== alpha ==
## axi_gpio_expanded
module axi_gpio_expanded
#(
    parameter C_ALL_INPUTS        = 0,             
    parameter C_ALL_OUTPUTS       = 0,             
    parameter C_GPIO_WIDTH        = 32,            
    parameter C_DOUT_DEFAULT      = 32'h00000000,  
    parameter C_TRI_DEFAULT       = 32'hFFFFFFFF,  
    parameter C_IS_DUAL           = 1,             
    parameter C_ALL_INPUTS_2      = 0,             
    parameter C_ALL_OUTPUTS_2     = 0,             
    parameter C_GPIO2_WIDTH       = 32,            
    parameter C_DOUT_DEFAULT_2    = 32'h00000000,  
    parameter C_TRI_DEFAULT_2     = 32'hFFFFFFFF,  
    parameter C_INTERRUPT_PRESENT = 1              
)
(
    input logic ACLK,     
    input logic ARESETn,  
    input  logic              [8:2] AWADDR,    
    input  logic              [2:0] AWPROT,    
    input  logic                    AWVALID,   
    output logic                    AWREADY,   
    input  logic             [31:0] WDATA,   
    input  logic              [3:0] WSTRB,   
    input  logic                    WVALID,  
    output logic                    WREADY,  
    output logic              [1:0] BRESP,   
    output logic                    BVALID,  
    input  logic                    BREADY,  
    input  logic              [8:2] ARADDR,    
    input  logic              [2:0] ARPROT,    
    input  logic                    ARVALID,   
    output logic                    ARREADY,   
    output logic             [31:0] RDATA,   
    output logic              [1:0] RRESP,   
    output logic                    RVALID,  
    input  logic                    RREADY,  
    output logic ip2intc_irpt,                    
    input  logic  [C_GPIO_WIDTH-1:0] gpio_io_i,   
    output logic  [C_GPIO_WIDTH-1:0] gpio_io_o,   
    output logic  [C_GPIO_WIDTH-1:0] gpio_io_t,   
    input  logic [C_GPIO2_WIDTH-1:0] gpio2_io_i,  
    output logic [C_GPIO2_WIDTH-1:0] gpio2_io_o,  
    output logic [C_GPIO2_WIDTH-1:0] gpio2_io_t   
);
For scale: about 11000 um2 of cells after synthesis.
make LEC_CHECK=0 CAP_MARGIN=20 CORE_MARGIN=2 CORE_UTILIZATION=63 CTS_CLUSTER_SIZE=33 HOLD_SLACK_MARGIN=0.29 SETUP_SLACK_MARGIN=-0.13 SLEW_MARGIN=20 finish   # period 1.69 ns
run.sh (not shown) runs the stock make flow with config.mk's settings and CLKGATE_MAP_FILE=.
Run status, alpha: aborted in global routing (5_1_grt), error GRT-0232
## Diff of input files: beta against alpha
-- flow/config.mk --
<<< alpha, line 9
export CORE_MARGIN = 2
export CORE_UTILIZATION = 63
export CTS_CLUSTER_SIZE = 33
export HOLD_SLACK_MARGIN = 0.29
export SETUP_SLACK_MARGIN = -0.13
export SLEW_MARGIN = 20
>>> beta, line 9
export CORE_MARGIN = 2
export CORE_UTILIZATION = 63
export HOLD_SLACK_MARGIN = -0.09
export SETUP_SLACK_MARGIN = -0.13
export SLEW_MARGIN = 20
export TNS_END_PERCENT = 5
[summary]
alpha and beta: no clean run
No crash in beta: every stage finished, but the layout fails its final checks due to setup timing.
alpha did not finish: a tool error stopped it during global routing (5_1_grt).
beta -> alpha: die area delta 0, exact match
Diff alpha..beta | post-synthesis cell type count | unchanged
Compared alpha against beta; cell count listed in synth_stat.txt within noise.
As far as clock sink total goes, alpha and beta are indistinguishable; the numbers are identical.
Comparing alpha and beta, the higher hold buffer count at cts was measured on alpha.
From alpha to beta the numbers moved as follows: number of synthesized register bits shows no meaningful change, area of the synthesized netlist per yosys stat neither gained nor lost much, number of enable-type register cells in the synthesized netlist flat.
What gamma does differently from beta at the input level:
-- flow/config.mk --
<<< beta, line 8
export CAP_MARGIN = 20
export CORE_MARGIN = 2
export CORE_UTILIZATION = 63
export HOLD_SLACK_MARGIN = -0.09
export SETUP_SLACK_MARGIN = -0.13
export SLEW_MARGIN = 20
export TNS_END_PERCENT = 5
>>> gamma, line 8
export CAP_MARGIN = 20
export CORE_MARGIN = 2
export CORE_UTILIZATION = 40
export SLEW_MARGIN = 20
==> flow/constraint.sdc <==
create_clock -name core_clock -period 5.28 [get_ports {ACLK}]
set_input_delay 1.0560 -clock core_clock [delete_from_list [all_inputs] [get_ports {ACLK}]]
set_output_delay 1.0560 -clock core_clock [all_outputs]
set_load 0.01 [all_outputs]
### Flow results
- gamma finished every step from synthesis to the final layout, and the layout passed the timing, DRC and antenna checks.
- gamma vs. beta: wire length down about 28%; layout overhead on the synthesized area fell 6.8 points.
- Max global routing usage summed across all routing layers across gamma and beta: beta
- Of gamma and beta, the higher standard-cell row count belongs to gamma.
- Number of setup violations in the final report (gamma over beta): decrease, 236
Input changes introduced in delta (baseline for comparison: gamma):
-- flow/config.mk --
<<< gamma, line 9
export CORE_MARGIN = 2
export CORE_UTILIZATION = 40
export SLEW_MARGIN = 20
>>> delta, line 9
export CORE_MARGIN = 2
export CORE_UTILIZATION = 40
export SETUP_SLACK_MARGIN = 0.44
export SLEW_MARGIN = 20
==> flow/constraint.sdc <==
create_clock -name core_clock -period 3.04 [get_ports {ACLK}]
set_input_delay 0.6080 -clock core_clock [delete_from_list [all_inputs] [get_ports {ACLK}]]
set_output_delay 0.6080 -clock core_clock [all_outputs]
set_load 0.01 [all_outputs]
[summary]
- delta drops more vias than gamma.
- Share of the final layout cell area in sequential cells in delta vs gamma: down 0.40 points
- In delta relative to gamma, clock distribution power had gone up by more than half.
- ~same average routed wire per standard cell in delta and gamma
- Looking at delta and gamma, the slew at the pin closest to its max-slew limit is a wash.
- Going from gamma to delta, overall routing resource usage climbed 0.22 points; power climbed 0.0037 W; power share of the sequential group dropped 0.9 points; proportion of power drawn by combinational gates climbed 0.2 points.
- Of the two values seen for uppermost layer routed, met5 was produced by delta and met4 by gamma.
Power is estimated from default activity; no workload was simulated.
